==> flow/design.v <==
`timescale 1ns / 1ps
module LED_flow(
  input      i_clk,                     
  input      i_rst_n,                   
  input      pause,                     
  output reg [6:0] keyboard_val,        
  output reg [7:0] keyboard             
 );
reg [1:0] cnt2;                         
reg [3:0] flag;                         
reg [23:0] flag_time;                   
reg key_clk_sec;                        
reg key_clk_sec_d;
reg [1:0] cnt;                          
reg key_clk_d;
wire key_clk  = cnt[1];                 
wire sec_tick = key_clk_sec & ~key_clk_sec_d;
wire scan_tick = key_clk & ~key_clk_d;
always @ (posedge i_clk)
   begin
     if (i_rst_n) begin
         cnt <= 2'd0;
         cnt2 <= 2'd0;
         key_clk_sec <= 1'b0;
         key_clk_sec_d <= 1'b0;
         key_clk_d <= 1'b0;
     end else begin
         cnt <= cnt + 1'b1;
         cnt2 <= (cnt2 + 1'b1) % 2'd3;
         if(cnt2 < 2'd1)
             key_clk_sec <= 1'b1;
         else
             key_clk_sec <= 1'b0;
         key_clk_sec_d <= key_clk_sec;
         key_clk_d <= key_clk;
     end
   end
always @ (posedge i_clk)
  begin
    if (i_rst_n)
        flag_time <= 24'b0;
    else if(sec_tick && !pause)
        flag_time <= (flag_time + 1'b1) % 24'd8640000;
  end
always @ (posedge i_clk)
  if (i_rst_n) begin
    flag <= 4'd0;
    keyboard <= 8'b1111_1111;
    keyboard_val <= 7'b1111111;
  end else if (scan_tick)
  begin
    flag <= (flag + 1'b1) % 4'd8;
    case(flag)
       4'h0:begin
                keyboard <= 8'b0111_1111;    
                case((flag_time / 19'd360000) / 4'd10)
                4'd0:keyboard_val <= 7'b0000001;
                4'd1:keyboard_val <= 7'b1001111;
                4'd2:keyboard_val <= 7'b0010010;
                4'd3:keyboard_val <= 7'b0000110;
                4'd4:keyboard_val <= 7'b1001100;
                4'd5:keyboard_val <= 7'b0100100;
                4'd6:keyboard_val <= 7'b0100000;
                4'd7:keyboard_val <= 7'b0001111;
                4'd8:keyboard_val <= 7'b0000000;
                4'd9:keyboard_val <= 7'b0001100;
                endcase
            end
       4'h1:begin
                keyboard <= 8'b1011_1111;    
                case((flag_time / 19'd360000) % 4'd10)
                4'd0:keyboard_val <= 7'b0000001;
                4'd1:keyboard_val <= 7'b1001111;
                4'd2:keyboard_val <= 7'b0010010;
                4'd3:keyboard_val <= 7'b0000110;
                4'd4:keyboard_val <= 7'b1001100;
                4'd5:keyboard_val <= 7'b0100100;
                4'd6:keyboard_val <= 7'b0100000;
                4'd7:keyboard_val <= 7'b0001111;
                4'd8:keyboard_val <= 7'b0000000;
                4'd9:keyboard_val <= 7'b0001100;
                endcase
            end
       4'h2:begin
                keyboard <= 8'b1101_1111;    
                case(((flag_time / 13'd6000) % 6'd60) / 4'd10)
                4'd0:keyboard_val <= 7'b0000001;
                4'd1:keyboard_val <= 7'b1001111;
                4'd2:keyboard_val <= 7'b0010010;
                4'd3:keyboard_val <= 7'b0000110;
                4'd4:keyboard_val <= 7'b1001100;
                4'd5:keyboard_val <= 7'b0100100;
                4'd6:keyboard_val <= 7'b0100000;
                4'd7:keyboard_val <= 7'b0001111;
                4'd8:keyboard_val <= 7'b0000000;
                4'd9:keyboard_val <= 7'b0001100;
                endcase
            end
       4'h3:begin
                keyboard <= 8'b1110_1111;    
                case(((flag_time / 13'd6000) % 6'd60) % 4'd10)
                4'd0:keyboard_val <= 7'b0000001;
                4'd1:keyboard_val <= 7'b1001111;
                4'd2:keyboard_val <= 7'b0010010;
                4'd3:keyboard_val <= 7'b0000110;
                4'd4:keyboard_val <= 7'b1001100;
                4'd5:keyboard_val <= 7'b0100100;
                4'd6:keyboard_val <= 7'b0100000;
                4'd7:keyboard_val <= 7'b0001111;
                4'd8:keyboard_val <= 7'b0000000;
                4'd9:keyboard_val <= 7'b0001100;
                endcase
            end
       4'h4:begin
                keyboard <= 8'b1111_0111;    
                case(((flag_time / 7'd100) % 6'd60) / 4'd10)
                4'd0:keyboard_val <= 7'b0000001;
                4'd1:keyboard_val <= 7'b1001111;
                4'd2:keyboard_val <= 7'b0010010;
                4'd3:keyboard_val <= 7'b0000110;
                4'd4:keyboard_val <= 7'b1001100;
                4'd5:keyboard_val <= 7'b0100100;
                4'd6:keyboard_val <= 7'b0100000;
                4'd7:keyboard_val <= 7'b0001111;
                4'd8:keyboard_val <= 7'b0000000;
                4'd9:keyboard_val <= 7'b0001100;
                endcase
            end
       4'h5:begin
                keyboard <= 8'b1111_1011;    
                case(((flag_time / 7'd100) % 6'd60) % 4'd10)
                4'd0:keyboard_val <= 7'b0000001;
                4'd1:keyboard_val <= 7'b1001111;
                4'd2:keyboard_val <= 7'b0010010;
                4'd3:keyboard_val <= 7'b0000110;
                4'd4:keyboard_val <= 7'b1001100;
                4'd5:keyboard_val <= 7'b0100100;
                4'd6:keyboard_val <= 7'b0100000;
                4'd7:keyboard_val <= 7'b0001111;
                4'd8:keyboard_val <= 7'b0000000;
                4'd9:keyboard_val <= 7'b0001100;
                endcase
            end
       4'h6:begin
                keyboard <= 8'b1111_1101;    
                case((flag_time % 7'd100)/4'd10)
                4'd0:keyboard_val <= 7'b0000001;
                4'd1:keyboard_val <= 7'b1001111;
                4'd2:keyboard_val <= 7'b0010010;
                4'd3:keyboard_val <= 7'b0000110;
                4'd4:keyboard_val <= 7'b1001100;
                4'd5:keyboard_val <= 7'b0100100;
                4'd6:keyboard_val <= 7'b0100000;
                4'd7:keyboard_val <= 7'b0001111;
                4'd8:keyboard_val <= 7'b0000000;
                4'd9:keyboard_val <= 7'b0001100;
                endcase
            end
       4'h7:begin
                keyboard <= 8'b1111_1110;    
                case(flag_time % 4'd10)
                4'd0:keyboard_val <= 7'b0000001;
                4'd1:keyboard_val <= 7'b1001111;
                4'd2:keyboard_val <= 7'b0010010;
                4'd3:keyboard_val <= 7'b0000110;
                4'd4:keyboard_val <= 7'b1001100;
                4'd5:keyboard_val <= 7'b0100100;
                4'd6:keyboard_val <= 7'b0100000;
                4'd7:keyboard_val <= 7'b0001111;
                4'd8:keyboard_val <= 7'b0000000;
                4'd9:keyboard_val <= 7'b0001100;
                endcase
            end
    endcase
  end
endmodule
==> flow/run.sh <==
#!/bin/bash
# the make line also repeats each setting of config.mk as NAME=value (left out here)
make -C /OpenROAD-flow-scripts/flow DESIGN_CONFIG=/design/flow/config.mk WORK_HOME=/design/flow/orfs CLKGATE_MAP_FILE= finish
==> flow/config.mk <==
export PLATFORM = sky130hd
export DESIGN_NAME = LED_flow
export DESIGN_NICKNAME = LED_flow
export VERILOG_FILES = /design/flow/design.v
export SDC_FILE = /design/flow/constraint.sdc
export NUM_CORES = 4
export LEC_CHECK = 0
export ABC_AREA = 1
export CAP_MARGIN = 20
export CORE_MARGIN = 2
export CORE_UTILIZATION = 72
export CTS_CLUSTER_DIAMETER = 257
export HOLD_SLACK_MARGIN = 0.28
export PLACE_DENSITY = 0.35
export SETUP_SLACK_MARGIN = 2.05
export SLEW_MARGIN = 20
==> flow/constraint.sdc <==
create_clock -name core_clock -period 11.7 [get_ports {i_clk}]
set_input_delay 2.3400 -clock core_clock [delete_from_list [all_inputs] [get_ports {i_clk}]]
set_output_delay 2.3400 -clock core_clock [all_outputs]
set_load 0.01 [all_outputs]
==> results of run 1 <==
[through the flow]
stage / std cells / hold slack, ps
after floorplan: 4516 / 397
after global placement: 6216 / 408
==> flow_summary.toml, run 1 <==
# generated from flow reports
[run_status]
status = "did not finish"
stop_stage = "3_5_place_dp"
error = "[ERROR DPL-0038] Utilization greater than 100%, impossible to legalize"

[yosys]
synth-edff-count = 0
ff_type = "dfxtp_1"
ys_cells = 4516
synth_cells = 4516
avgSynthCellArea_sq_um = 5.58
ys_sh_adder_pct = 1.19
synth_flops = 48
ys_warn_count = 1
topCellsByArea = "nand2_1 17%, inv_1 9.3%, nand2_2 8.4%"
yosys.cell_count.top_type = "nand2_1"
synth-xor-area-share_pct = 6.33
yosys-top-cells-count = "1164 x nand2_1, 623 x inv_1, 424 x nor2_1, 377 x nand3_1, 338 x nand2_2"
ys_seq_share_pct = 3.81
ys_sh_aoi_pct = 9.31
top_cell_area_share_pct = 17.3
yosys_area_sq_um = 25200
synth-async-reset-ratio_pct = 0
synth.mux.area_fraction_pct = 0.0794
simple_gate_area_share_pct = 63.7
netlist_area_sq_um = 25200
synth.distinct_cells = 94
synth.logic.top_family = "simple AND/OR/NAND/NOR gates"
syn-num-nets = 4543
top_area_cell = "nand2_1"

[die]
row_count = 68
chipWidth_microns = 191
die_h_microns = 191
ioPinCount = 18
dieArea_sq_um = 36500
fp_util_pct = 73.0
fp.coreArea_sq_um = 34500

[place]
numPortBuffers = 17
gp_congestion = 1.03
==> run 2: changes to the inputs <==
ABC_AREA = 0   (was 1)
CORE_MARGIN = 3   (was 2)
CORE_UTILIZATION = 48   (was 72)
CTS_CLUSTER_DIAMETER = default   (was 257)
HOLD_SLACK_MARGIN = 0.07   (was 0.28)
PLACE_DENSITY = default   (was 0.35)
PLACE_DENSITY_LB_ADDON = 0.08   (was default)
SETUP_SLACK_MARGIN = 5.0   (was 2.05)
SLEW_MARGIN = 15   (was 20)
clock period = 17.5 ns   (was 11.7 ns; I/O delays follow)
==> flow_summary.toml, run 2 <==
# flow metrics
[clock_network]
ctsHtreeMaxLevel = 2
cts_root_buffer = "clkbuf_16"
clkLatencyLatePin_ps = 310
clk_pin_slew_ps = 80
cts_buffers = 5
cts_sinks = 48
cts_tree = "yes"
clock_path_buffers = 2

[setup_path]
critPathMostFrequentCell = "buf_6"
crit_fanout = 8
worst_ep_required_time_ps = 17660
crit_type = "flip-flop to flip-flop"
reg2regPathDepth = 85
rr_endpoint = "keyboard_val[0]$_SDFFE_PP1P_"
r2r_slack_ps = -1940
path_depth = 85
critPathLaunch = "flag_time[22]$_SDFFE_PP0P_"
critPathTopFamily = "AND-OR/OR-AND gates"
crit_arrival_ps = 19600
crit-reg2reg-launch = "flag_time[22]$_SDFFE_PP0P_"
cp-endpoint = "keyboard_val[0]$_SDFFE_PP1P_"
cpPeakStageDelay_ps = 580
crit_path_start_kind = "flip-flop"
cp-end-kind = "flip-flop"
crit_buf_inv = 20
worst_path_max_delay_cell = "or4_4"

[run_status]
violations = "setup timing"
status = "finished with violations"

[global_routing]
use_met2_pct = 60.7
grt_use_met1_pct = 50.9
met3_usage_pct = 4.11
grt_usage_pct = 36.7
grt_max_degree = 41
antenna_found_initial = 0
grt_pass1_vias = 34000
grt_pass1_wl_microns = 171000
grt-busiest-layer = "met2"
overflow = 0

[yosys]
synth-async-reset-ratio_pct = 0
top_cell_area_share_pct = 7.87
yosys.cell_count.top_type = "nor2_1"
simple_gate_area_share_pct = 32.9
topCellsByArea = "xnor2_1 7.9%, nor2_1 6.1%, nand2_1 5.8%"
ff_type = "dfxtp_1"
ys_seq_share_pct = 3.84
top_area_cell = "xnor2_1"
synth_cells = 3840
syn-num-nets = 3867
ys_cells = 3840
synth_flops = 48
netlist_area_sq_um = 25000
yosys-top-cells-count = "404 x nor2_1, 389 x nand2_1, 278 x a21oi_1, 225 x xnor2_1, 224 x o21ai_0"
ys_warn_count = 1
avgSynthCellArea_sq_um = 6.52
ys_sh_adder_pct = 2.44
synth-xor-area-share_pct = 10.6
yosys_area_sq_um = 25000
synth-edff-count = 0
synth.logic.top_family = "AND-OR/OR-AND gates"
synth.distinct_cells = 152
ys_sh_aoi_pct = 40.3
synth.mux.area_fraction_pct = 4.08

[layout]
final_util_pct = 77.8
layout.nets = 5033
syn2layout_area_growth_pct = 60.1
fin_cells = 5687

[sta]
slew_headroom_pct = 27.4
clock_skew_ps = 14.0
worst_pin_slew_ps = 1080
setup_violations = 7
layout_setup_ws_ps = -1940
finalClockPeriodUsage_pct = 111
hold_violations = 0
fmaxAchievable_mhz = 51.5
rsz0062_at_grt = "true"
drv_slew = 0
tns_ps = -13060
layout_min_cycle_time_ps = 19440

[worst_hold_path]
whs_path_depth = 1
hold_path.class = "flip-flop to flip-flop"
whs_endpoint = "cnt2[0]$_SDFF_PP0_"
min-delay-start = "cnt2[1]$_SDFF_PP0_"

[routing]
drt_iter0_markers = 3613
drt_first_pass_iters = 8
drt-vias-per-instance = 6.47
vias = 36800
routedWlPerCell_microns = 19.7
ant_nets = 0
route.detailed.drc = 0
routed_wirelength_microns = 112000
diodes = 0

[place]
numPortBuffers = 17
dp_hpwl_microns = 81300
gp_congestion = 0.987
dpl.cell_count = 5470
dpl_worst_slack_ps = -2220

[die]
chipWidth_microns = 234
row_count = 83
dieArea_sq_um = 55000
die_h_microns = 234
fp.coreArea_sq_um = 51500
fp_util_pct = 48.6
ioPinCount = 18

[flow_run]
openroad.warnings = 42
cap_violations = 0
run 2: metrics by stage:
step | instance area, sq um | hold WS, ps
2_1_floorplan | 26300 | 399
3_5_place_dp | 35000 | 441
4_1_cts | 38200 | 447
5_1_grt | 40100 | 465
6_report | 40100 | 450
3_3_place_gp | 35000 | 407
run 2: area by class of cell:
type,instances,area (sq um)
multi-input combinational,3447,26700
fill,3704,11400
timing repair buffer,1388,11000
sequential,48,976
tap,680,851
inverter,116,435
clock buffer,6,139
clock inverter,2,15.0
run 2: timing repair:
action,CTS,global route
endpoints found under the setup margin,7,7
pin swaps,134,158
cloned,1,1
resized,388,249
setup buffers,135,71
hold buffers,0,0
run 2: per-layer routing:
| metal | part of all wire [%] | vias up |
|---|---|---|
| li1 | - | 17000 |
| met1 | 43 | 17500 |
| met2 | 46 | 1885 |
| met3 | 8.2 | 345 |
| met4 | 2.9 | 0 |
| met5 | 0 | - |
==> run 3: changes to the inputs <==
ABC_AREA = 1   (was 0)
CORE_MARGIN = 2   (was 3)
CORE_UTILIZATION = 72   (was 48)
HOLD_SLACK_MARGIN = default   (was 0.07)
PLACE_DENSITY = 0.38   (was default)
PLACE_DENSITY_LB_ADDON = default   (was 0.08)
SETUP_SLACK_MARGIN = default   (was 5.0)
SLEW_MARGIN = 20   (was 15)
clock period = 32.9 ns   (was 17.5 ns; I/O delays follow)
==> flow_summary.toml, run 3 <==
# flow metrics
[run_status]
status = "finished with violations"
violations = "setup timing"

[yosys]
netlist_area_sq_um = 25200
simple_gate_area_share_pct = 63.7
synth-xor-area-share_pct = 6.33
top_area_cell = "nand2_1"
ff_type = "dfxtp_1"
ys_warn_count = 1
synth_cells = 4516
synth-edff-count = 0
yosys-top-cells-count = "1164 x nand2_1, 623 x inv_1, 424 x nor2_1, 377 x nand3_1, 338 x nand2_2"
synth_flops = 48
synth.mux.area_fraction_pct = 0.0794
synth-async-reset-ratio_pct = 0
yosys_area_sq_um = 25200
avgSynthCellArea_sq_um = 5.58
synth.logic.top_family = "simple AND/OR/NAND/NOR gates"
ys_sh_adder_pct = 1.19
ys_seq_share_pct = 3.81
topCellsByArea = "nand2_1 17%, inv_1 9.3%, nand2_2 8.4%"
syn-num-nets = 4543
yosys.cell_count.top_type = "nand2_1"
ys_sh_aoi_pct = 9.31
ys_cells = 4516
synth.distinct_cells = 94
top_cell_area_share_pct = 17.3

[worst_hold_path]
hold_path.class = "flip-flop to flip-flop"
whs_path_depth = 1
min-delay-start = "cnt2[0]$_SDFF_PP0_"
whs_endpoint = "cnt2[0]$_SDFF_PP0_"

[sta]
setup_violations = 7
finalClockPeriodUsage_pct = 101
fmaxAchievable_mhz = 30.0
layout_min_cycle_time_ps = 33300
hold_violations = 0
worst_pin_slew_ps = 1030
drv_slew = 0
layout_setup_ws_ps = -401
clock_skew_ps = 4.80
slew_headroom_pct = 31.2

[clock_network]
cts_hold_buf = 0
clk_pin_slew_ps = 70
clock_path_buffers = 2
cts_tree = "yes"
cts_buffers = 5
cts_root_buffer = "clkbuf_16"
clkLatencyLatePin_ps = 290
cts_sinks = 48
ctsHtreeMaxLevel = 2

[flow_run]
cap_violations = 0
openroad.warnings = 41

[place]
gp_congestion = 1.01
dp_hpwl_microns = 53300
dpl_worst_slack_ps = -232
place_area_sq_um = 25400
numPortBuffers = 17

[die]
ioPinCount = 18
row_count = 68
chipWidth_microns = 191
dieArea_sq_um = 36500
fp_util_pct = 73.0
fp.coreArea_sq_um = 34500
die_h_microns = 191

[setup_path]
critPathLaunch = "flag_time[19]$_SDFFE_PP0P_"
cp-endpoint = "keyboard_val[1]$_SDFFE_PP1P_"
crit_buf_inv = 38
worst_ep_required_time_ps = 33140
worst_path_max_delay_cell = "nor2_1"
crit_path_start_kind = "flip-flop"
reg2regPathDepth = 276
crit_fanout = 15
crit_arrival_ps = 33540
cp-end-kind = "flip-flop"
cpPeakStageDelay_ps = 490
path_depth = 276
rr_endpoint = "keyboard_val[1]$_SDFFE_PP1P_"
crit_type = "flip-flop to flip-flop"
crit-reg2reg-launch = "flag_time[19]$_SDFFE_PP0P_"
r2r_slack_ps = -400
critPathTopFamily = "simple AND/OR/NAND/NOR gates"
critPathMostFrequentCell = "nand2_2"

[global_routing]
grt_max_degree = 34
grt_usage_pct = 33.9
antenna_found_initial = 3
overflow = 0
grt_pass1_wl_microns = 108000
grt_pass1_vias = 24700

[routing]
route.detailed.drc = 0
drt_iter0_markers = 2863
vias = 31300
routed_wirelength_microns = 81800
drt_first_pass_iters = 10
drt-vias-per-instance = 6.03
routedWlPerCell_microns = 15.8
ant_nets = 0

[layout]
fillCellCount = 2345
layout.nets = 4762
final_area_sq_um = 29200
syn2layout_area_growth_pct = 15.9
run 3: area by class of cell:
class / instances / area [sq um] / area share, %
multi-input cells: 3644 / 22200 / 76.0
diodes: 1 / 2.50 / 0.00857
repair buffers: 261 / 2250 / 7.71
clock buffers: 5 / 125 / 0.428
clock inverters: 3 / 46.3 / 0.159
inverters: 775 / 3050 / 10.5
flip-flops and latches: 48 / 968 / 3.32
well taps: 455 / 569 / 1.95
run 3: stage by stage:
stage | hold slack, ps | setup TNS (ps) | util (%) | std cells
after detailed placement | 417 | -1440 | 73.6 | 4956
after global placement | 410 | 0 | 73.6 | 4956
after floorplan | 397 | 0 | - | 4516
after global routing | 435 | -21960 | 84.5 | 5191
after CTS | 427 | 0 | 74.1 | 4964
final | 428 | -2740 | 84.5 | 5192
run 3: timing repair:
action	4_1_cts	5_1_grt
cloned	0	34
setup buffers	0	193
endpoints found under the setup margin	7	7
pin swaps	0	226
gates resized	4	398
run 3: layer usage:
layer	vias up	track usage, %	part of all wire, %
met1	14000	40.3	37
met2	1832	62.7	47
met4	4	13.0	6.8
met5	-	0	0.038
met3	582	2.94	8.9
li1	14900	-	-
==> run 4: changes to the inputs <==
CORE_UTILIZATION = 54   (was 72)
PLACE_DENSITY = 0.6   (was 0.38)
clock period = 18.9 ns   (was 32.9 ns; I/O delays follow)
==> flow_summary.toml, run 4 <==
# flow metrics
[routing]
vias = 34400
route.detailed.drc = 0
diodes = 0
ant_nets = 0
wl_met3_microns = 4500
route.met2.wl_microns = 46900
top_layer = "met4"
drt_first_pass_iters = 8
drt_iter0_markers = 2445
drt-vias-per-instance = 5.37
wl_met1_microns = 37100
routedWlPerCell_microns = 14.6
routed_wirelength_microns = 93400

[worst_hold_path]
whs_path_depth = 1
min-delay-start = "cnt2[0]$_SDFF_PP0_"
whs_endpoint = "cnt2[0]$_SDFF_PP0_"
hold_path.class = "flip-flop to flip-flop"

[layout]
syn2layout_area_growth_pct = 55.3
layout.nets = 5822
fin_cells = 6403
fillCellCount = 3044
final_area_sq_um = 39100

[flow_run]
openroad.warnings = 44
cap_violations = 0

[sta]
rsz0062_at_grt = "true"
clock_skew_ps = 24.0
layout_setup_ws_ps = -11910
finalClockPeriodUsage_pct = 163
layout_min_cycle_time_ps = 30810
slew_headroom_pct = 33.1
fmaxAchievable_mhz = 32.5
setup_violations = 7
hold_violations = 0
worst_pin_slew_ps = 994
drv_slew = 0

[yosys]
yosys.cell_count.top_type = "nand2_1"
yosys-top-cells-count = "1164 x nand2_1, 623 x inv_1, 424 x nor2_1, 377 x nand3_1, 338 x nand2_2"
ys_sh_adder_pct = 1.19
synth_cells = 4516
top_cell_area_share_pct = 17.3
avgSynthCellArea_sq_um = 5.58
ys_sh_aoi_pct = 9.31
top_area_cell = "nand2_1"
syn-num-nets = 4543
ff_type = "dfxtp_1"
synth-async-reset-ratio_pct = 0
netlist_area_sq_um = 25200
synth.logic.top_family = "simple AND/OR/NAND/NOR gates"
simple_gate_area_share_pct = 63.7
synth_flops = 48
synth.mux.area_fraction_pct = 0.0794
yosys_area_sq_um = 25200
synth-edff-count = 0
topCellsByArea = "nand2_1 17%, inv_1 9.3%, nand2_2 8.4%"
synth-xor-area-share_pct = 6.33
ys_seq_share_pct = 3.81
ys_warn_count = 1
ys_cells = 4516
synth.distinct_cells = 94

[clock_network]
cts_hold_buf = 0
ctsHtreeMaxLevel = 2
clk_pin_slew_ps = 70
cts_buffers = 5
clock_path_buffers = 2
cts_root_buffer = "clkbuf_16"
clkLatencyLatePin_ps = 320
cts_sinks = 48
cts_tree = "yes"

[place]
dp_hpwl_microns = 63100
numPortBuffers = 17
place_area_sq_um = 34200
gp_congestion = 0.920
dpl.cell_count = 6159

[die]
fp.coreArea_sq_um = 46300
chipWidth_microns = 220
fp_util_pct = 54.5
dieArea_sq_um = 48400
row_count = 79
ioPinCount = 18
die_h_microns = 220

[setup_path]
crit_buf_inv = 46
crit_fanout = 9
critPathLaunch = "flag_time[23]$_SDFFE_PP0P_"
crit_path_start_kind = "flip-flop"
rr_endpoint = "keyboard_val[4]$_SDFFE_PP1P_"
r2r_slack_ps = -11910
crit_arrival_ps = 31070
cp-end-kind = "flip-flop"
worst_ep_required_time_ps = 19160
crit_type = "flip-flop to flip-flop"
reg2regPathDepth = 274
cp-endpoint = "keyboard_val[4]$_SDFFE_PP1P_"
cpPeakStageDelay_ps = 330
path_depth = 274
worst_path_max_delay_cell = "dfxtp_1"
critPathTopFamily = "simple AND/OR/NAND/NOR gates"
crit-reg2reg-launch = "flag_time[23]$_SDFFE_PP0P_"

[global_routing]
grt_pass1_wl_microns = 131000
grt_usage_pct = 31.6
grt_pass1_vias = 29700
antenna_found_initial = 0
overflow = 0
grt_max_degree = 33

[run_status]
status = "finished with violations"
violations = "setup timing"
-- run 4: cell type report --
class / count / area, sq um / share of cell area, %
clock buffer: 5 / 125 / 0.320
timing repair buffer: 1322 / 10500 / 26.8
inverter: 775 / 3070 / 7.83
sequential: 48 / 967 / 2.47
tap: 607 / 759 / 1.94
multi-input combinational: 3643 / 23700 / 60.5
clock inverter: 3 / 47.5 / 0.122
-- run 4: routing by layer --
layer  track usage [%]  vias up
li1                  -    17000
met1              37.7    15700
met2              60.3     1237
met3              1.44      390
met4              10.1        0
met5                 0        -
-- run 4: stage by stage --
stage,setup slack (ps),TNS (ps),utilization (%),hold WS [ps]
final,-11910,-82980,84.6,417
after global routing,-13940,-97240,84.6,447
after CTS,-10060,-70200,77.4,422
after detailed placement,-11070,-77190,74.0,412
after global placement,-10520,-73280,74.0,409
after floorplan,-8400,-58490,-,397
-- run 4: timing repair --
| item | 4_1_cts | 5_1_grt |
|---|---|---|
| setup buffers | 66 | 138 |
| setup endpoints to repair | 7 | 7 |
| cloned | 23 | 11 |
| hold endpoints to repair | 0 | 0 |
| resized | 131 | 558 |
| pin swaps | 69 | 335 |
==> run 5: changes to the inputs <==
ABC_AREA = default   (was 1)
CORE_UTILIZATION = 58   (was 54)
HOLD_SLACK_MARGIN = -0.07   (was default)
PLACE_DENSITY = default   (was 0.6)
SETUP_SLACK_MARGIN = 3.9   (was default)
TNS_END_PERCENT = 5   (was default)
clock period = 13.5 ns   (was 18.9 ns; I/O delays follow)
==> flow_summary.toml, run 5 <==
# flow metrics
[clock_network]
ctsHtreeMaxLevel = 2
clk_pin_slew_ps = 70
clock_path_buffers = 2
clkLatencyLatePin_ps = 320
cts_root_buffer = "clkbuf_16"
cts_buffers = 5
cts_sinks = 48
cts_hold_buf = 0
cts_tree = "yes"

[yosys]
synth.distinct_cells = 152
syn-num-nets = 3867
synth.logic.top_family = "AND-OR/OR-AND gates"
ys_warn_count = 1
top_cell_area_share_pct = 7.87
synth_cells = 3840
ys_cells = 3840
synth-xor-area-share_pct = 10.6
yosys.cell_count.top_type = "nor2_1"
netlist_area_sq_um = 25000
ff_type = "dfxtp_1"
ys_seq_share_pct = 3.84
synth-async-reset-ratio_pct = 0
topCellsByArea = "xnor2_1 7.9%, nor2_1 6.1%, nand2_1 5.8%"
yosys_area_sq_um = 25000
synth_flops = 48
top_area_cell = "xnor2_1"
synth.mux.area_fraction_pct = 4.08
ys_sh_adder_pct = 2.44
avgSynthCellArea_sq_um = 6.52
simple_gate_area_share_pct = 32.9
ys_sh_aoi_pct = 40.3
synth-edff-count = 0
yosys-top-cells-count = "404 x nor2_1, 389 x nand2_1, 278 x a21oi_1, 225 x xnor2_1, 224 x o21ai_0"

[die]
ioPinCount = 18
die_h_microns = 212
chipWidth_microns = 212
fp.coreArea_sq_um = 42900
dieArea_sq_um = 44900
fp_util_pct = 58.4
row_count = 76

[routing]
drt_first_pass_iters = 9
routedWlPerCell_microns = 19.7
drt-vias-per-instance = 6.85
ant_nets = 0
vias = 37900
route.detailed.drc = 0
routed_wirelength_microns = 109000
drt_iter0_markers = 4690

[run_status]
status = "finished with violations"
violations = "setup timing"

[flow_run]
cap_violations = 0
openroad.warnings = 44

[setup_path]
crit_path_start_kind = "flip-flop"
path_depth = 81
worst_ep_required_time_ps = 13730
cpPeakStageDelay_ps = 580
crit_type = "flip-flop to flip-flop"
worst_path_max_delay_cell = "or4_1"
r2r_slack_ps = -6440
cp-end-kind = "flip-flop"
crit_arrival_ps = 20170
crit_buf_inv = 16
critPathLaunch = "flag_time[22]$_SDFFE_PP0P_"
critPathTopFamily = "AND-OR/OR-AND gates"
rr_endpoint = "keyboard_val[6]$_SDFFE_PP1P_"
cp-endpoint = "keyboard_val[6]$_SDFFE_PP1P_"
reg2regPathDepth = 81
crit-reg2reg-launch = "flag_time[22]$_SDFFE_PP0P_"
critPathMostFrequentCell = "buf_4"
crit_fanout = 18

[worst_hold_path]
whs_path_depth = 1
hold_path.class = "flip-flop to flip-flop"
whs_endpoint = "cnt2[1]$_SDFF_PP0_"
min-delay-start = "cnt2[1]$_SDFF_PP0_"

[sta]
hold_violations = 0
tns_ps = -44580
layout_min_cycle_time_ps = 19940
holdWs_ps = 429
finalClockPeriodUsage_pct = 148
rsz0062_at_grt = "true"
fmaxAchievable_mhz = 50.1
slew_headroom_pct = 21.6
layout_setup_ws_ps = -6440
worst_pin_slew_ps = 1170
setup_violations = 7
clock_skew_ps = 7.93
drv_slew = 0

[global_routing]
antenna_found_initial = 1
overflow = 0
grt_max_degree = 36
grt_pass1_wl_microns = 173000
grt_usage_pct = 45.3
grt_pass1_vias = 36600

[place]
gp_congestion = 1.06
dp_hpwl_microns = 81400
numPortBuffers = 17

[layout]
syn2layout_area_growth_pct = 47.9
layout.nets = 4968
[run 5: stage by stage]
| step | cells | setup slack [ps] | util (%) | cell area (sq um) |
|---|---|---|---|---|
| finish | 5528 | -6440 | 86.4 | 37000 |
| global route | 5528 | -7380 | 86.4 | 37000 |
| CTS | 5516 | -5310 | 85.7 | 36800 |
| detailed placement | 5481 | -6100 | 82.9 | 35600 |
| global placement | 5481 | -5170 | 82.9 | 35600 |
| floorplan | 3840 | -5040 | - | 26100 |
[run 5: repair_timing]
| item | CTS | global route |
|---|---|---|
| endpoints found under the setup margin | 7 | 7 |
| buffers inserted | 26 | 11 |
| resized | 142 | 33 |
| pin swaps | 59 | 15 |
| cloned | 1 | 0 |
[run 5: area by class of cell]
class	instances	area [sq um]
timing repair buffer	1324	10100
antenna	1	2.50
clock inverter	3	68.8
inverter	116	435
clock buffer	5	125
sequential	48	967
fill	2604	5840
tap	585	732
multi-input combinational	3446	24600
[run 5: per-layer routing]
metal	global-route usage [%]	wire (microns)	vias up	part of all wire, %
li1	-	-	16900	-
met1	49.6	39100	17500	36
met2	81.2	52400	2669	48
met3	6.88	9650	873	8.9
met4	29.2	7890	0	7.2
met5	0	0	-	0
==> run 6: changes to the inputs <==
ABC_AREA = 1   (was default)
CAP_MARGIN = 0   (was 20)
CORE_UTILIZATION = 70   (was 58)
CTS_CLUSTER_DIAMETER = 95   (was default)
HOLD_SLACK_MARGIN = default   (was -0.07)
PLACE_DENSITY = 0.6   (was default)
SETUP_SLACK_MARGIN = default   (was 3.9)
TNS_END_PERCENT = default   (was 5)
clock period = 8.82 ns   (was 13.5 ns; I/O delays follow)
==> flow_summary.toml, run 6 <==
# generated from flow reports
[run_status]
status = "did not finish"
stop_stage = "3_5_place_dp"
error = "[ERROR DPL-0038] Utilization greater than 100%, impossible to legalize"

[yosys]
yosys_area_sq_um = 25200
ys_seq_share_pct = 3.81
ys_warn_count = 1
syn-num-nets = 4543
ff_type = "dfxtp_1"
top_area_cell = "nand2_1"
top_cell_area_share_pct = 17.3
yosys-top-cells-count = "1164 x nand2_1, 623 x inv_1, 424 x nor2_1, 377 x nand3_1, 338 x nand2_2"
ys_cells = 4516
synth_flops = 48
yosys.cell_count.top_type = "nand2_1"
synth.mux.area_fraction_pct = 0.0794
topCellsByArea = "nand2_1 17%, inv_1 9.3%, nand2_2 8.4%"
ys_sh_aoi_pct = 9.31
synth.distinct_cells = 94
synth-xor-area-share_pct = 6.33
synth-async-reset-ratio_pct = 0
synth.logic.top_family = "simple AND/OR/NAND/NOR gates"
synth-edff-count = 0
avgSynthCellArea_sq_um = 5.58
netlist_area_sq_um = 25200
simple_gate_area_share_pct = 63.7
ys_sh_adder_pct = 1.19
synth_cells = 4516

[die]
chipWidth_microns = 194
ioPinCount = 18
die_h_microns = 194
dieArea_sq_um = 37500
fp.coreArea_sq_um = 35500
row_count = 69
fp_util_pct = 71.0

[place]
gp_congestion = 1.03
numPortBuffers = 17
-- run 6: through the flow --
stage          cells  hold slack [ps]  instance area [sq um]  setup WS [ps]
2_1_floorplan   4516              397                  25800         -18480
3_3_place_gp    6287              404                  36100         -19850
==> run 7: changes to the inputs <==
CAP_MARGIN = 15   (was 0)
CORE_MARGIN = 3   (was 2)
CORE_UTILIZATION = 48   (was 70)
CTS_CLUSTER_DIAMETER = default   (was 95)
CTS_CLUSTER_SIZE = 21   (was default)
HOLD_SLACK_MARGIN = 0.07   (was default)
MIN_ROUTING_LAYER = met2   (was default)
PLACE_DENSITY = default   (was 0.6)
PLACE_DENSITY_LB_ADDON = 0.08   (was default)
SETUP_SLACK_MARGIN = 5.0   (was default)
SLEW_MARGIN = 15   (was 20)
TNS_END_PERCENT = 60   (was default)
clock period = 19.8 ns   (was 8.82 ns; I/O delays follow)
==> flow_summary.toml, run 7 <==
# flow metrics
[worst_hold_path]
min-delay-start = "cnt2[1]$_SDFF_PP0_"
whs_path_depth = 1
hold_path.class = "flip-flop to flip-flop"
whs_endpoint = "cnt2[0]$_SDFF_PP0_"

[yosys]
ys_sh_aoi_pct = 9.31
synth.logic.top_family = "simple AND/OR/NAND/NOR gates"
top_cell_area_share_pct = 17.3
netlist_area_sq_um = 25200
synth_cells = 4516
avgSynthCellArea_sq_um = 5.58
synth-xor-area-share_pct = 6.33
ys_warn_count = 1
ff_type = "dfxtp_1"
yosys_area_sq_um = 25200
simple_gate_area_share_pct = 63.7
ys_cells = 4516
ys_sh_adder_pct = 1.19
yosys-top-cells-count = "1164 x nand2_1, 623 x inv_1, 424 x nor2_1, 377 x nand3_1, 338 x nand2_2"
syn-num-nets = 4543
ys_seq_share_pct = 3.81
topCellsByArea = "nand2_1 17%, inv_1 9.3%, nand2_2 8.4%"
synth.mux.area_fraction_pct = 0.0794
synth.distinct_cells = 94
top_area_cell = "nand2_1"
synth_flops = 48
yosys.cell_count.top_type = "nand2_1"
synth-edff-count = 0
synth-async-reset-ratio_pct = 0

[die]
ioPinCount = 18
dieArea_sq_um = 55300
row_count = 83
fp_util_pct = 48.8
chipWidth_microns = 235
fp.coreArea_sq_um = 51600
die_h_microns = 235

[layout]
syn2layout_area_growth_pct = 44.2
final_util_pct = 70.4
fin_cells = 6341
layout.nets = 5686
final_area_sq_um = 36300

[run_status]
status = "finished with violations"
violations = "setup timing"

[setup_path]
path_depth = 274
cp-endpoint = "keyboard_val[6]$_SDFFE_PP1P_"
r2r_slack_ps = -10100
critPathTopFamily = "simple AND/OR/NAND/NOR gates"
cpPeakStageDelay_ps = 330
cp-end-kind = "flip-flop"
crit_path_start_kind = "flip-flop"
crit_fanout = 12
critPathLaunch = "flag_time[20]$_SDFFE_PP0P_"
critPathMostFrequentCell = "nand2_2"
crit_arrival_ps = 30130
worst_ep_required_time_ps = 20030
rr_endpoint = "keyboard_val[6]$_SDFFE_PP1P_"
reg2regPathDepth = 274
crit_type = "flip-flop to flip-flop"
worst_path_max_delay_cell = "dfxtp_1"
crit_buf_inv = 42
crit-reg2reg-launch = "flag_time[20]$_SDFFE_PP0P_"

[flow_run]
openroad.warnings = 42
cap_violations = 0

[routing]
drt_first_pass_iters = 13
routed_wirelength_microns = 85500
drt_iter0_markers = 8197
vias = 45200
ant_nets = 0
routedWlPerCell_microns = 13.5
drt-vias-per-instance = 7.13
route.detailed.drc = 0

[sta]
layout_setup_ws_ps = -10100
fmaxAchievable_mhz = 33.5
clock_skew_ps = 15.7
setup_violations = 7
worst_pin_slew_ps = 1010
holdWs_ps = 423
rsz0062_at_grt = "true"
drv_slew = 0
layout_min_cycle_time_ps = 29900
finalClockPeriodUsage_pct = 151
hold_violations = 0
slew_headroom_pct = 32.0

[clock_network]
cts_sinks = 48
cts_root_buffer = "clkbuf_16"
cts_hold_buf = 0
clkLatencyLatePin_ps = 330
cts_tree = "yes"
ctsHtreeMaxLevel = 2
cts_buffers = 5
clock_path_buffers = 2
clk_pin_slew_ps = 100

[global_routing]
grt_pass1_wl_microns = 138000
overflow = 0
grt_usage_pct = 44.1
grt_max_degree = 34
antenna_found_initial = 0
grt_pass1_vias = 45300

[place]
dpl.cell_count = 6242
gp_congestion = 1.02
numPortBuffers = 17
place_area_sq_um = 34200
dp_hpwl_microns = 66000
## run 7: per-stage QoR
step / setup TNS (ps) / setup WS [ps]
2_1_floorplan: -52830 / -7600
3_3_place_gp: -65720 / -9430
3_5_place_dp: -69980 / -10040
4_1_cts: -64770 / -9270
5_1_grt: -88820 / -12710
6_report: -70420 / -10100
## run 7: per-layer routing
metal  share of wire (%)  GRT usage (%)
met4                 9.8           5.21
met5                0.76           17.5
met2                  50           51.7
met3                  40           62.3
met1                   0              -
## run 7: layout make-up
type                       count  area [sq um]
tap                          680           851
clock inverter                 3          68.8
sequential                    48           963
fill                        4663         15300
inverter                     775          3040
timing repair buffer        1193          9340
multi-input combinational   3636         22000
antenna                        1          2.50
clock buffer                   5           125
## run 7: what timing repair did
action / 4_1_cts / 5_1_grt
cloned: 18 / 5
resized: 104 / 156
pin swaps: 69 / 91
endpoints found under the setup margin: 7 / 7
buffers inserted: 43 / 24
==> run 8: changes to the inputs <==
CAP_MARGIN = 20   (was 15)
CORE_MARGIN = 7   (was 3)
CORE_UTILIZATION = 18   (was 48)
CTS_CLUSTER_DIAMETER = 306   (was default)
HOLD_SLACK_MARGIN = default   (was 0.07)
MIN_ROUTING_LAYER = met1   (was met2)
PLACE_DENSITY_LB_ADDON = default   (was 0.08)
SLEW_MARGIN = 20   (was 15)
TNS_END_PERCENT = default   (was 60)
clock period = 29.3 ns   (was 19.8 ns; I/O delays follow)
==> flow_summary.toml, run 8 <==
# flow metrics
[run_status]
status = "finished with violations"
violations = "setup timing"

[sta]
drv_slew = 0
fmaxAchievable_mhz = 33.6
setup_violations = 7
finalClockPeriodUsage_pct = 102
clock_skew_ps = 11.8
rsz0062_at_grt = "true"
worst_pin_slew_ps = 965
slew_headroom_pct = 35.0
tns_ps = -3190
hold_violations = 0
layout_min_cycle_time_ps = 29780
layout_setup_ws_ps = -482

[layout]
final_area_sq_um = 38100
fin_cells = 7365
final-seq-area_sq_um = 966
fillCellCount = 15300
syn2layout_area_growth_pct = 51.1
logic_area_sq_um = 23300
layout.nets = 5515

[yosys]
synth-xor-area-share_pct = 6.33
ys_warn_count = 1
top_area_cell = "nand2_1"
ff_type = "dfxtp_1"
synth-edff-count = 0
synth.distinct_cells = 94
ys_sh_aoi_pct = 9.31
ys_seq_share_pct = 3.81
netlist_area_sq_um = 25200
synth.logic.top_family = "simple AND/OR/NAND/NOR gates"
synth_flops = 48
synth.mux.area_fraction_pct = 0.0794
syn-num-nets = 4543
avgSynthCellArea_sq_um = 5.58
synth_cells = 4516
simple_gate_area_share_pct = 63.7
synth-async-reset-ratio_pct = 0
topCellsByArea = "nand2_1 17%, inv_1 9.3%, nand2_2 8.4%"
ys_sh_adder_pct = 1.19
yosys.cell_count.top_type = "nand2_1"
yosys-top-cells-count = "1164 x nand2_1, 623 x inv_1, 424 x nor2_1, 377 x nand3_1, 338 x nand2_2"
yosys_area_sq_um = 25200
ys_cells = 4516
top_cell_area_share_pct = 17.3

[setup_path]
path_depth = 263
r2r_slack_ps = -480
critPathTopFamily = "simple AND/OR/NAND/NOR gates"
crit-reg2reg-launch = "flag_time[20]$_SDFFE_PP0P_"
cp-end-kind = "flip-flop"
worst_ep_required_time_ps = 29480
crit_fanout = 8
critPathLaunch = "flag_time[20]$_SDFFE_PP0P_"
crit_type = "flip-flop to flip-flop"
crit_arrival_ps = 29960
critPathMostFrequentCell = "nand2_4"
rr_endpoint = "keyboard_val[0]$_SDFFE_PP1P_"
reg2regPathDepth = 263
cpPeakStageDelay_ps = 370
worst_path_max_delay_cell = "nor2_1"
crit_buf_inv = 36
crit_path_start_kind = "flip-flop"
cp-endpoint = "keyboard_val[0]$_SDFFE_PP1P_"

[die]
ioPinCount = 18
chipWidth_microns = 388
fp_util_pct = 18.1
row_count = 137
die_h_microns = 388
dieArea_sq_um = 151000
fp.coreArea_sq_um = 139000

[worst_hold_path]
hold_path.class = "flip-flop to flip-flop"
whs_path_depth = 1
min-delay-start = "cnt2[0]$_SDFF_PP0_"
whs_endpoint = "cnt2[0]$_SDFF_PP0_"

[global_routing]
overflow = 0
grt_max_degree = 34
grt_usage_pct = 9.80
antenna_found_initial = 0
grt_pass1_vias = 29500
grt_pass1_wl_microns = 133000

[clock_network]
clock_path_buffers = 2
cts_root_buffer = "clkbuf_16"
cts_sinks = 48
clk_pin_slew_ps = 80
ctsHtreeMaxLevel = 2
cts_tree = "yes"
clkLatencyLatePin_ps = 310
cts_hold_buf = 0
cts_buffers = 5

[place]
place_area_sq_um = 33400
dpl.cell_count = 7109
numPortBuffers = 17
dpl_worst_slack_ps = -1260
dp_hpwl_microns = 63600
gp_congestion = 0.872

[routing]
route.detailed.drc = 0
ant_nets = 0
drt_first_pass_iters = 8
routed_wirelength_microns = 81400
drt_iter0_markers = 1623
diodes = 0
drt-vias-per-instance = 4.24
routedWlPerCell_microns = 11.0
vias = 31200

[flow_run]
cap_violations = 0
openroad.warnings = 42
## run 8: layer usage
metal	wire, microns	GRT usage [%]	vias up
met5	0	0	-
met4	1410	1.81	0
met3	2880	0.638	115
met2	39800	17.8	590
li1	-	-	16400
met1	37300	12.8	14100
## run 8: final cells by class
type                    count  area share (%)
flip-flops and latches     48            2.54
clock inverters             3           0.125
multi-input cells        3638            61.2
well taps                1876            6.16
repair buffers           1020            21.6
inverters                 775            8.03
clock buffers               5           0.329
## run 8: what timing repair did
item,CTS,global route
pin swaps,166,258
setup buffers,129,89
gates resized,244,344
endpoints found under the setup margin,7,7
cloned,18,12
## run 8: stage by stage
stage          hold WS [ps]  utilization [%]
3_5_place_dp            411             24.0
6_report                417             27.4
3_3_place_gp            409             24.0
2_1_floorplan           397                -
5_1_grt                 448             27.4
4_1_cts                 422             25.8
==> run 9: changes to the inputs <==
ABC_AREA = default   (was 1)
CELL_PAD_IN_SITES_DETAIL_PLACEMENT = 0   (was default)
CORE_ASPECT_RATIO = 0.92   (was default)
CORE_MARGIN = 10   (was 7)
CORE_UTILIZATION = 63   (was 18)
CTS_CLUSTER_DIAMETER = default   (was 306)
CTS_CLUSTER_SIZE = 84   (was 21)
GPL_ROUTABILITY_DRIVEN = 0   (was default)
GPL_TIMING_DRIVEN = 0   (was default)
HOLD_SLACK_MARGIN = 0.06   (was default)
MAX_ROUTING_LAYER = met5   (was default)
MIN_ROUTING_LAYER = default   (was met1)
SETUP_SLACK_MARGIN = -2.0   (was 5.0)
TNS_END_PERCENT = 45   (was default)
clock period = 32.8 ns   (was 29.3 ns; I/O delays follow)
==> flow_summary.toml, run 9 <==
# flow metrics
[sta]
finalClockPeriodUsage_pct = 77.4
rsz0062_at_grt = "false"
slew_headroom_pct = 22.9
fmaxAchievable_mhz = 39.4
setup_violations = 0
worst_pin_slew_ps = 1150
holdWs_ps = 423
clock_skew_ps = 13.4
drv_slew = 0
tns_ps = 0
layout_min_cycle_time_ps = 25370
hold_violations = 0

[routing]
drt-vias-per-instance = 7.24
drt_first_pass_iters = 7
ant_nets = 0
drt_iter0_markers = 4686
route.met2.wl_microns = 35400
diodes = 0
wl_met1_microns = 38400
route.detailed.drc = 0
vias = 31800
routed_wirelength_microns = 86800
routedWlPerCell_microns = 19.7
top_layer = "met5"
wl_met3_microns = 11600

[run_status]
status = "timing/DRC/antenna clean"

[clock_network]
cts_root_buffer = "clkbuf_16"
cts_resized = 0
cts_tree = "yes"
clock_path_buffers = 2
post_cts_buffers = 0
cts_buffers = 5
cts_hold_buf = 0
ctsHtreeMaxLevel = 2
clk_pin_slew_ps = 70
cts_sinks = 48
clkLatencyLatePin_ps = 320

[global_routing]
grt_usage_pct = 33.1
grt_pass1_vias = 27700
overflow = 0
grt_pass1_wl_microns = 140000
grt_max_degree = 17
antenna_found_initial = 0

[worst_hold_path]
whs_endpoint = "cnt2[1]$_SDFF_PP0_"
min-delay-start = "cnt2[1]$_SDFF_PP0_"
hold_path.class = "flip-flop to flip-flop"
whs_path_depth = 1

[setup_path]
crit_path_start_kind = "flip-flop"
worst_ep_required_time_ps = 33030
worst_path_max_delay_cell = "nor3_1"
critPathTopFamily = "AND-OR/OR-AND gates"
crit-reg2reg-launch = "flag_time[20]$_SDFFE_PP0P_"
critPathMostFrequentCell = "buf_2"
rr_endpoint = "keyboard_val[5]$_SDFFE_PP1P_"
r2r_slack_ps = 7430
critPathLaunch = "flag_time[20]$_SDFFE_PP0P_"
crit_fanout = 10
crit_arrival_ps = 25600
cpPeakStageDelay_ps = 750
cp-endpoint = "keyboard_val[5]$_SDFFE_PP1P_"
cp-end-kind = "flip-flop"
path_depth = 78
crit_buf_inv = 12
reg2regPathDepth = 78
crit_type = "flip-flop to flip-flop"

[die]
ioPinCount = 18
fp_util_pct = 64.3
dieArea_sq_um = 48100
row_count = 69
die_h_microns = 211
fp.coreArea_sq_um = 38900
chipWidth_microns = 228

[yosys]
netlist_area_sq_um = 25000
synth_cells = 3840
synth-edff-count = 0
synth.logic.top_family = "AND-OR/OR-AND gates"
yosys.cell_count.top_type = "nor2_1"
top_area_cell = "xnor2_1"
simple_gate_area_share_pct = 32.9
ys_warn_count = 1
yosys_area_sq_um = 25000
synth_flops = 48
ys_seq_share_pct = 3.84
ys_cells = 3840
yosys-top-cells-count = "404 x nor2_1, 389 x nand2_1, 278 x a21oi_1, 225 x xnor2_1, 224 x o21ai_0"
synth.mux.area_fraction_pct = 4.08
synth-async-reset-ratio_pct = 0
ys_sh_aoi_pct = 40.3
top_cell_area_share_pct = 7.87
avgSynthCellArea_sq_um = 6.52
synth-xor-area-share_pct = 10.6
synth.distinct_cells = 152
topCellsByArea = "xnor2_1 7.9%, nor2_1 6.1%, nand2_1 5.8%"
ff_type = "dfxtp_1"
ys_sh_adder_pct = 2.44
syn-num-nets = 3867

[place]
dp_hpwl_microns = 68100
numPortBuffers = 16

[layout]
logic_area_sq_um = 22600
layout.nets = 3892
syn2layout_area_growth_pct = 4.13
fillCellCount = 3591
final_util_pct = 67.0
final-seq-area_sq_um = 961

[flow_run]
openroad.warnings = 41
cap_violations = 0
run 9: cell type report:
cell class | count | share of cell area [%]
timing repair buffer | 18 | 0.652
sequential | 48 | 3.68
buffer | 230 | 3.96
clock inverter | 3 | 0.182
multi-input combinational | 3446 | 86.8
clock buffer | 5 | 0.480
tap | 532 | 2.55
inverter | 116 | 1.67
run 9: routing by layer:
layer	GRT usage (%)	up-vias
met1	48.4	14700
met2	48.8	2192
met4	6.61	2
li1	-	14700
met5	1.01	-
met3	6.61	184
run 9: per-stage QoR:
stage          worst slack [ps]  instance area [sq um]  cells
5_1_grt                    5830                  26100   4398
4_1_cts                    8450                  26100   4398
3_3_place_gp               9080                  25900   4388
6_report                   7430                  26100   4398
2_1_floorplan             12920                  25000   3840
3_5_place_dp               8540                  25900   4390
==> run 10: changes to the inputs <==
ABC_AREA = 1   (was default)
CELL_PAD_IN_SITES_DETAIL_PLACEMENT = default   (was 0)
CORE_ASPECT_RATIO = default   (was 0.92)
CORE_MARGIN = 2   (was 10)
CORE_UTILIZATION = 70   (was 63)
CTS_CLUSTER_SIZE = 31   (was 84)
GPL_ROUTABILITY_DRIVEN = default   (was 0)
GPL_TIMING_DRIVEN = default   (was 0)
HOLD_SLACK_MARGIN = default   (was 0.06)
MAX_ROUTING_LAYER = default   (was met5)
PLACE_DENSITY = 0.65   (was default)
SETUP_SLACK_MARGIN = default   (was -2.0)
TNS_END_PERCENT = default   (was 45)
clock period = 9.83 ns   (was 32.8 ns; I/O delays follow)
==> flow_summary.toml, run 10 <==
# generated from flow reports
[run_status]
status = "did not finish"
stop_stage = "3_5_place_dp"
error = "[ERROR DPL-0038] Utilization greater than 100%, impossible to legalize"

[place]
numPortBuffers = 17
gp_congestion = 1.02

[yosys]
top_cell_area_share_pct = 17.3
ys_sh_adder_pct = 1.19
yosys-top-cells-count = "1164 x nand2_1, 623 x inv_1, 424 x nor2_1, 377 x nand3_1, 338 x nand2_2"
ff_type = "dfxtp_1"
synth_cells = 4516
avgSynthCellArea_sq_um = 5.58
syn-num-nets = 4543
yosys.cell_count.top_type = "nand2_1"
simple_gate_area_share_pct = 63.7
ys_warn_count = 1
ys_sh_aoi_pct = 9.31
synth.mux.area_fraction_pct = 0.0794
netlist_area_sq_um = 25200
ys_cells = 4516
synth.distinct_cells = 94
topCellsByArea = "nand2_1 17%, inv_1 9.3%, nand2_2 8.4%"
synth_flops = 48
synth.logic.top_family = "simple AND/OR/NAND/NOR gates"
synth-edff-count = 0
top_area_cell = "nand2_1"
synth-async-reset-ratio_pct = 0
synth-xor-area-share_pct = 6.33
yosys_area_sq_um = 25200
ys_seq_share_pct = 3.81

[die]
ioPinCount = 18
fp_util_pct = 71.0
row_count = 69
chipWidth_microns = 194
dieArea_sq_um = 37500
die_h_microns = 194
fp.coreArea_sq_um = 35500
run 10: stage by stage:
step | hold slack (ps) | setup WS [ps] | std cells | setup TNS, ps
3_3_place_gp | 405 | -18730 | 6289 | -130950
2_1_floorplan | 397 | -17470 | 4516 | -121980
==> run 11: changes to the inputs <==
CELL_PAD_IN_SITES_DETAIL_PLACEMENT = 2   (was default)
CORE_MARGIN = 3   (was 2)
CORE_UTILIZATION = 42   (was 70)
CTS_CLUSTER_DIAMETER = 61   (was default)
CTS_CLUSTER_SIZE = default   (was 31)
MIN_ROUTING_LAYER = met2   (was default)
PLACE_DENSITY = default   (was 0.65)
SETUP_SLACK_MARGIN = 0.28   (was default)
clock period = 25.0 ns   (was 9.83 ns; I/O delays follow)
==> flow_summary.toml, run 11 <==
# generated from flow reports
[yosys]
synth-xor-area-share_pct = 6.33
yosys_area_sq_um = 25200
synth_flops = 48
synth.distinct_cells = 94
netlist_area_sq_um = 25200
ys_seq_share_pct = 3.81
ys_sh_aoi_pct = 9.31
syn-num-nets = 4543
top_cell_area_share_pct = 17.3
synth.mux.area_fraction_pct = 0.0794
synth.logic.top_family = "simple AND/OR/NAND/NOR gates"
yosys.cell_count.top_type = "nand2_1"
top_area_cell = "nand2_1"
ff_type = "dfxtp_1"
avgSynthCellArea_sq_um = 5.58
simple_gate_area_share_pct = 63.7
ys_cells = 4516
ys_warn_count = 1
synth-async-reset-ratio_pct = 0
topCellsByArea = "nand2_1 17%, inv_1 9.3%, nand2_2 8.4%"
yosys-top-cells-count = "1164 x nand2_1, 623 x inv_1, 424 x nor2_1, 377 x nand3_1, 338 x nand2_2"
ys_sh_adder_pct = 1.19
synth_cells = 4516
synth-edff-count = 0

[run_status]
stop_stage = "3_5_place_dp"
status = "did not finish"
error = "[ERROR DPL-0033] detailed placement checks failed during check placement."

[die]
chipWidth_microns = 251
die_h_microns = 251
fp_util_pct = 42.5
row_count = 89
dieArea_sq_um = 63000
fp.coreArea_sq_um = 59200
ioPinCount = 18

[place]
numPortBuffers = 17
gp_congestion = 0.936
==> run 12: changes to the inputs <==
CELL_PAD_IN_SITES_DETAIL_PLACEMENT = default   (was 2)
CORE_MARGIN = 2   (was 3)
CORE_UTILIZATION = 72   (was 42)
CTS_CLUSTER_DIAMETER = default   (was 61)
CTS_CLUSTER_SIZE = 10   (was default)
MIN_ROUTING_LAYER = default   (was met2)
PLACE_DENSITY = 0.6   (was default)
SETUP_SLACK_MARGIN = default   (was 0.28)
clock period = 32.7 ns   (was 25.0 ns; I/O delays follow)
==> flow_summary.toml, run 12 <==
# generated from flow reports
[run_status]
status = "did not finish"
stop_stage = "5_1_grt"

[yosys]
synth.mux.area_fraction_pct = 0.0794
top_area_cell = "nand2_1"
netlist_area_sq_um = 25200
ys_seq_share_pct = 3.81
avgSynthCellArea_sq_um = 5.58
topCellsByArea = "nand2_1 17%, inv_1 9.3%, nand2_2 8.4%"
ff_type = "dfxtp_1"
synth-xor-area-share_pct = 6.33
ys_sh_adder_pct = 1.19
synth-edff-count = 0
ys_warn_count = 1
synth_cells = 4516
yosys-top-cells-count = "1164 x nand2_1, 623 x inv_1, 424 x nor2_1, 377 x nand3_1, 338 x nand2_2"
synth_flops = 48
yosys_area_sq_um = 25200
syn-num-nets = 4543
yosys.cell_count.top_type = "nand2_1"
synth-async-reset-ratio_pct = 0
top_cell_area_share_pct = 17.3
ys_sh_aoi_pct = 9.31
synth.distinct_cells = 94
synth.logic.top_family = "simple AND/OR/NAND/NOR gates"
simple_gate_area_share_pct = 63.7
ys_cells = 4516

[die]
chipWidth_microns = 191
ioPinCount = 18
dieArea_sq_um = 36500
die_h_microns = 191
fp.coreArea_sq_um = 34500
fp_util_pct = 73.0
row_count = 68

[clock_network]
cts_sinks = 48
cts_buffers = 5
cts_root_buffer = "clkbuf_16"
ctsHtreeMaxLevel = 2
post_cts_buffers = 0
clock_path_buffers = 2

[place]
dp_hpwl_microns = 53800
numPortBuffers = 17
place_area_sq_um = 25900
gp_congestion = 1.03
run 12: through the flow:
stage               worst slack, ps  setup TNS, ps  std cells  utilization, %
global placement                479              0       5023            75.0
CTS                            18.7              0       5031            75.6
detailed placement             -202          -1020       5023            75.0
floorplan                      4790              0       4516               -
run 12: timing repair:
item / 4_1_cts
setup endpoints to repair: 7
gates resized: 4
hold buffers: 0
==> run 13: changes to the inputs <==
CORE_UTILIZATION = 70   (was 72)
CTS_CLUSTER_DIAMETER = 90   (was default)
CTS_CLUSTER_SIZE = 31   (was 10)
clock period = 9.75 ns   (was 32.7 ns; I/O delays follow)
==> flow_summary.toml, run 13 <==
# generated from flow reports
[run_status]
status = "did not finish"
stop_stage = "3_5_place_dp"
error = "[ERROR DPL-0038] Utilization greater than 100%, impossible to legalize"

[yosys]
yosys.cell_count.top_type = "nand2_1"
ys_cells = 4516
ff_type = "dfxtp_1"
syn-num-nets = 4543
top_area_cell = "nand2_1"
ys_warn_count = 1
simple_gate_area_share_pct = 63.7
ys_seq_share_pct = 3.81
netlist_area_sq_um = 25200
yosys_area_sq_um = 25200
yosys-top-cells-count = "1164 x nand2_1, 623 x inv_1, 424 x nor2_1, 377 x nand3_1, 338 x nand2_2"
topCellsByArea = "nand2_1 17%, inv_1 9.3%, nand2_2 8.4%"
synth.logic.top_family = "simple AND/OR/NAND/NOR gates"
ys_sh_adder_pct = 1.19
synth-async-reset-ratio_pct = 0
ys_sh_aoi_pct = 9.31
avgSynthCellArea_sq_um = 5.58
synth_flops = 48
synth_cells = 4516
synth.distinct_cells = 94
synth-edff-count = 0
synth-xor-area-share_pct = 6.33
top_cell_area_share_pct = 17.3
synth.mux.area_fraction_pct = 0.0794

[die]
fp.coreArea_sq_um = 35500
row_count = 69
chipWidth_microns = 194
ioPinCount = 18
fp_util_pct = 71.0
dieArea_sq_um = 37500
die_h_microns = 194

[place]
numPortBuffers = 17
gp_congestion = 1.03
-- run 13: metrics by stage --
step / hold WS, ps / setup TNS (ps)
floorplan: 397 / -122540
global placement: 406 / -131710
==> run 14: changes to the inputs <==
ABC_AREA = default   (was 1)
CORE_UTILIZATION = 51   (was 70)
CTS_CLUSTER_DIAMETER = default   (was 90)
CTS_CLUSTER_SIZE = 99   (was 31)
clock period = 19.0 ns   (was 9.75 ns; I/O delays follow)
==> flow_summary.toml, run 14 <==
# flow metrics
[run_status]
status = "finished with violations"
violations = "setup timing"

[yosys]
ys_sh_aoi_pct = 40.3
synth.distinct_cells = 152
synth-xor-area-share_pct = 10.6
top_area_cell = "xnor2_1"
simple_gate_area_share_pct = 32.9
yosys-top-cells-count = "404 x nor2_1, 389 x nand2_1, 278 x a21oi_1, 225 x xnor2_1, 224 x o21ai_0"
synth_flops = 48
synth_cells = 3840
yosys.cell_count.top_type = "nor2_1"
synth.logic.top_family = "AND-OR/OR-AND gates"
synth-async-reset-ratio_pct = 0
ys_cells = 3840
top_cell_area_share_pct = 7.87
synth.mux.area_fraction_pct = 4.08
syn-num-nets = 3867
ff_type = "dfxtp_1"
yosys_area_sq_um = 25000
synth-edff-count = 0
topCellsByArea = "xnor2_1 7.9%, nor2_1 6.1%, nand2_1 5.8%"
ys_sh_adder_pct = 2.44
avgSynthCellArea_sq_um = 6.52
ys_seq_share_pct = 3.84
ys_warn_count = 1
netlist_area_sq_um = 25000

[die]
ioPinCount = 18
row_count = 81
chipWidth_microns = 226
dieArea_sq_um = 50900
die_h_microns = 226
fp.coreArea_sq_um = 48700
fp_util_pct = 51.4

[flow_run]
openroad.warnings = 40
cap_violations = 0

[setup_path]
cpPeakStageDelay_ps = 640
worst_ep_required_time_ps = 19170
path_depth = 84
crit_buf_inv = 20
crit_arrival_ps = 19650
critPathTopFamily = "AND-OR/OR-AND gates"
crit_fanout = 7
crit-reg2reg-launch = "flag_time[20]$_SDFFE_PP0P_"
rr_endpoint = "keyboard_val[0]$_SDFFE_PP1P_"
crit_type = "flip-flop to flip-flop"
cp-end-kind = "flip-flop"
crit_path_start_kind = "flip-flop"
reg2regPathDepth = 84
worst_path_max_delay_cell = "or4_1"
cp-endpoint = "keyboard_val[0]$_SDFFE_PP1P_"
critPathMostFrequentCell = "buf_4"
critPathLaunch = "flag_time[20]$_SDFFE_PP0P_"
r2r_slack_ps = -470

[clock_network]
clkLatencyLatePin_ps = 300
clock_path_buffers = 2
cts_buffers = 5
cts_root_buffer = "clkbuf_16"
ctsHtreeMaxLevel = 2
cts_hold_buf = 0
cts_tree = "yes"
cts_sinks = 48
clk_pin_slew_ps = 70

[routing]
routedWlPerCell_microns = 19.0
route.detailed.drc = 0
diodes = 0
routed_wirelength_microns = 103000
drt_iter0_markers = 3673
vias = 35300
drt_first_pass_iters = 8
ant_nets = 0
drt-vias-per-instance = 6.54

[global_routing]
grt_pass1_vias = 32800
grt_pass1_wl_microns = 159000
grt_max_degree = 41
antenna_found_initial = 1
grt_usage_pct = 36.7
overflow = 0

[sta]
clock_skew_ps = 8.54
finalClockPeriodUsage_pct = 102
slew_headroom_pct = 25.3
tns_ps = -2800
fmaxAchievable_mhz = 51.4
layout_setup_ws_ps = -474
hold_violations = 0
rsz0062_at_grt = "true"
drv_slew = 0
holdWs_ps = 434
worst_pin_slew_ps = 1120
setup_violations = 7
layout_min_cycle_time_ps = 19470

[worst_hold_path]
whs_endpoint = "cnt2[1]$_SDFF_PP0_"
min-delay-start = "cnt2[1]$_SDFF_PP0_"
hold_path.class = "flip-flop to flip-flop"
whs_path_depth = 1

[layout]
syn2layout_area_growth_pct = 44.7
layout.nets = 4755
fillCellCount = 3765

[place]
dp_hpwl_microns = 77600
numPortBuffers = 17
gp_congestion = 1.03
dpl_worst_slack_ps = -906
run 14: stage by stage:
| step | cell area [sq um] | instances | util [%] |
|---|---|---|---|
| 2_1_floorplan | 25600 | 3840 | - |
| 3_3_place_gp | 33000 | 5273 | 67.7 |
| 3_5_place_dp | 33000 | 5273 | 67.7 |
| 4_1_cts | 34000 | 5310 | 69.8 |
| 5_1_grt | 36300 | 5392 | 74.4 |
| 6_report | 36300 | 5392 | 74.4 |
run 14: repair_timing:
action,CTS,global route
gates cloned,0,3
pin swaps,40,138
setup endpoints to repair,7,7
gates resized,126,320
setup buffers,30,78
run 14: area by class of cell:
type	instances	area, sq um	share of cell area [%]
Clock buffer	6	139	0.383
Tap cell	664	831	2.29
Multi-Input combinational cell	3447	25300	69.7
Clock inverter	1	8.76	0.0242
Inverter	116	435	1.20
Sequential cell	48	978	2.70
Timing Repair Buffer	1110	8600	23.7
run 14: layer usage:
layer	up-vias	routed length (microns)	GRT usage, %
met5	-	17	0
met3	361	6010	3.42
met2	1634	50800	66.6
met1	16800	41400	44.1
li1	16400	-	-
met4	2	4430	15.6
